==> run a: inputs <==
## processor_main
module processor_main(
		input  clk, reset_n,                       
		input  [31:0] dmem_datain, 
		input  [31:0] imem_data,                   
		output [31:0] dmem_addr, dmem_dataout, PC,
		output dmem_rw, io_rw
   );
==> flow/config.mk <==
export PLATFORM = sky130hd
export DESIGN_NAME = processor_main
export DESIGN_NICKNAME = processor_main
export VERILOG_FILES = /design/flow/design.v
export SDC_FILE = /design/flow/constraint.sdc
export NUM_CORES = 4
export LEC_CHECK = 0
export ABC_AREA = 1
export CAP_MARGIN = 20
export CORE_MARGIN = 2
export CORE_UTILIZATION = 72
export CTS_CLUSTER_DIAMETER = 366
export CTS_CLUSTER_SIZE = 10
export PLACE_DENSITY = 0.4
export SLEW_MARGIN = 20
==> flow/constraint.sdc <==
create_clock -name core_clock -period 5.97 [get_ports {clk}]
set_input_delay 1.1940 -clock core_clock [delete_from_list [all_inputs] [get_ports {clk}]]
set_output_delay 1.1940 -clock core_clock [all_outputs]
set_load 0.01 [all_outputs]
run.sh (not shown) runs the stock make flow with config.mk's settings and CLKGATE_MAP_FILE=.
==> run b: changes against run a <==
ABC_AREA = default   (was 1)
CORE_UTILIZATION = 51   (was 72)
CTS_CLUSTER_DIAMETER = default   (was 366)
CTS_CLUSTER_SIZE = default   (was 10)
PLACE_DENSITY = default   (was 0.4)
==> flow/constraint.sdc (replaced) <==
create_clock -name core_clock -period 5.74 [get_ports {clk}]
set_input_delay 1.1480 -clock core_clock [delete_from_list [all_inputs] [get_ports {clk}]]
set_output_delay 1.1480 -clock core_clock [all_outputs]
set_load 0.01 [all_outputs]
==> run c: changes against run a <==
CTS_CLUSTER_DIAMETER = default   (was 366)
HOLD_SLACK_MARGIN = 0.29   (was default)
PLACE_DENSITY = default   (was 0.4)
SETUP_SLACK_MARGIN = 1.28   (was default)
TNS_END_PERCENT = 40   (was default)
==> flow/constraint.sdc (replaced) <==
create_clock -name core_clock -period 4.65 [get_ports {clk}]
set_input_delay 0.9300 -clock core_clock [delete_from_list [all_inputs] [get_ports {clk}]]
set_output_delay 0.9300 -clock core_clock [all_outputs]
set_load 0.01 [all_outputs]
==> results <==
	run c	run b	run a
Outcome	stopped before the end	failed layout checks	stopped before the end
Last stage reached	clock tree synthesis (4_1_cts)	-	global routing (5_1_grt)
Reasons for failing layout checks	-	setup timing	-
Number of placed instances, taps included	10,727	7,801	10,359
Detailed-placement wirelength estimate	214 mm	215 mm	207 mm
Number of cells in the yosys synthesis report	8,765	5,120	8,765
Last weighted congestion value of the routability-driven placer	1.18	1.07	1.14
Buffers inserted by post-CTS timing repair	-	27	18
Horizontal die size	336 µm	395 µm	336 µm
Placeable core region	0.109 mm²	0.152 mm²	0.109 mm²
Top area contributor share	37.4%	38.2%	37.4%
Hold-fix buffers at CTS	-	0	0
Die footprint	0.113 mm²	0.156 mm²	0.113 mm²
Placed cell areas	0.0893 mm²	0.0881 mm²	0.0858 mm²
XOR/XNOR share of the synthesized area	1.05%	1.46%	1.05%
Number of different library cells in the post-synthesis netlist	67	103	67
FP Util	72.8%	51.3%	72.8%
Die span in y	336 µm	395 µm	336 µm
Depth of the CTS H-tree	-	4	4
Synthesized-area fraction occupied by ao, oa, aoi and oai cells	20.3%	7.61%	20.3%
Clock Sinks	-	1,545	1,545
Syn Inst Count	8,765	5,120	8,765
Adder-cell share of the synthesized area	2.63%	2.68%	2.63%

========
==> inputs of job 6522 <==
Starting RTL as in the previous note.
// processor_main
module processor_main(
		input  clk, reset_n,                       
		input  [31:0] dmem_datain, 
		input  [31:0] imem_data,                   
		output [31:0] dmem_addr, dmem_dataout, PC,
		output dmem_rw, io_rw
   );
clock: 7.82 ns
lec_check: 0
abc_area: 0
cap_margin: 20
core_margin: 2
core_utilization: 52
cts_cluster_size: 36
max_routing_layer: met5
min_routing_layer: met1
place_density: 0.49
setup_slack_margin: 0.34
slew_margin: 15
tns_end_percent: 100
==> inputs of job 9005, as changes to job 6522 <==
ABC_AREA = default   (was 0)
CAP_MARGIN = 0   (was 20)
CORE_UTILIZATION = 70   (was 52)
CTS_CLUSTER_DIAMETER = 34   (was default)
CTS_CLUSTER_SIZE = 18   (was 36)
MAX_ROUTING_LAYER = default   (was met5)
MIN_ROUTING_LAYER = default   (was met1)
PLACE_DENSITY = default   (was 0.49)
SETUP_SLACK_MARGIN = 0.99   (was 0.34)
SLEW_MARGIN = 20   (was 15)
TNS_END_PERCENT = default   (was 100)
==> flow/constraint.sdc (replaced) <==
create_clock -name core_clock -period 7.11 [get_ports {clk}]
set_input_delay 1.4220 -clock core_clock [delete_from_list [all_inputs] [get_ports {clk}]]
set_output_delay 1.4220 -clock core_clock [all_outputs]
set_load 0.01 [all_outputs]
==> inputs of job 5876, as changes to job 6522 <==
ABC_AREA = default   (was 0)
CAP_MARGIN = 25   (was 20)
CORE_ASPECT_RATIO = 1.34   (was default)
CORE_UTILIZATION = 23   (was 52)
CTS_CLUSTER_SIZE = default   (was 36)
MAX_ROUTING_LAYER = default   (was met5)
MIN_ROUTING_LAYER = default   (was met1)
PLACE_DENSITY = default   (was 0.49)
SETUP_SLACK_MARGIN = -0.58   (was 0.34)
SLEW_MARGIN = 40   (was 15)
TNS_END_PERCENT = 45   (was 100)
==> flow/constraint.sdc (replaced) <==
create_clock -name core_clock -period 11.0 [get_ports {clk}]
set_input_delay 2.2000 -clock core_clock [delete_from_list [all_inputs] [get_ports {clk}]]
set_output_delay 2.2000 -clock core_clock [all_outputs]
set_load 0.01 [all_outputs]
==> summary of the runs <==
Against job 6522, the via count of job 5876 is smaller by about 1.6%. Count of clock-buffer cells in the layout is the same in job 6522 and job 5876. Between job 6522 and job 5876, the lower non-clock buffer count is in job 5876 (gap 127). Against job 5876, the critical path depth of job 6522 is higher by 3. Between job 5876 and job 6522, the lower combinational power is in job 5876 (gap 30%, measured against job 6522). Job 6522 went through all stages and came out clean. Job 9005 did not get past 5_1_grt. Job 5876 completed without violations. Sequential power: job 5876 is lower than job 6522 (about 30%). Of job 6522 and job 5876, job 6522 has the higher first-iteration DRC count (gap 24%, measured against job 5876).
==> figures <==
quantity                                                              job 5876        job 9005    job 6522
Resized cells post-CTS                                                       0             193          10
Power per unit of standard cell area                                175 nW/µm²               -  255 nW/µm²
FILL cells                                                              34,100               -      11,200
Routed wire length on met3                                             23.7 mm               -     31.3 mm
Sequential power share                                                   41.4%               -       41.0%
Max transition margin                                                    33.2%               -       13.1%
Period minus WS final                                                  9.68 ns               -     7.28 ns
Setup Skew                                                           0.0987 ns               -   0.0695 ns
Source-to-sink clock delay at the later pin of the worst-skew pair     0.88 ns               -     0.82 ns
Status                                        no timing/DRC/antenna violations  did not finish  no timing/DRC/antenna violations
Last stage reached                                                           -         5_1_grt           -
Maximum root-to-sink buffer count                                            4               3           3
Dpl cell area                                                       86,700 µm²      83,500 µm²  83,900 µm²
Power dissipated by switching net loads                                5.43 mW               -     7.66 mW
Buffers & Inverters on Critical Path                                         3               -           7
Area of combinational cells with multiple inputs                    33,200 µm²               -  33,200 µm²
No activity file was given, so power comes from the tool's default toggle rates.
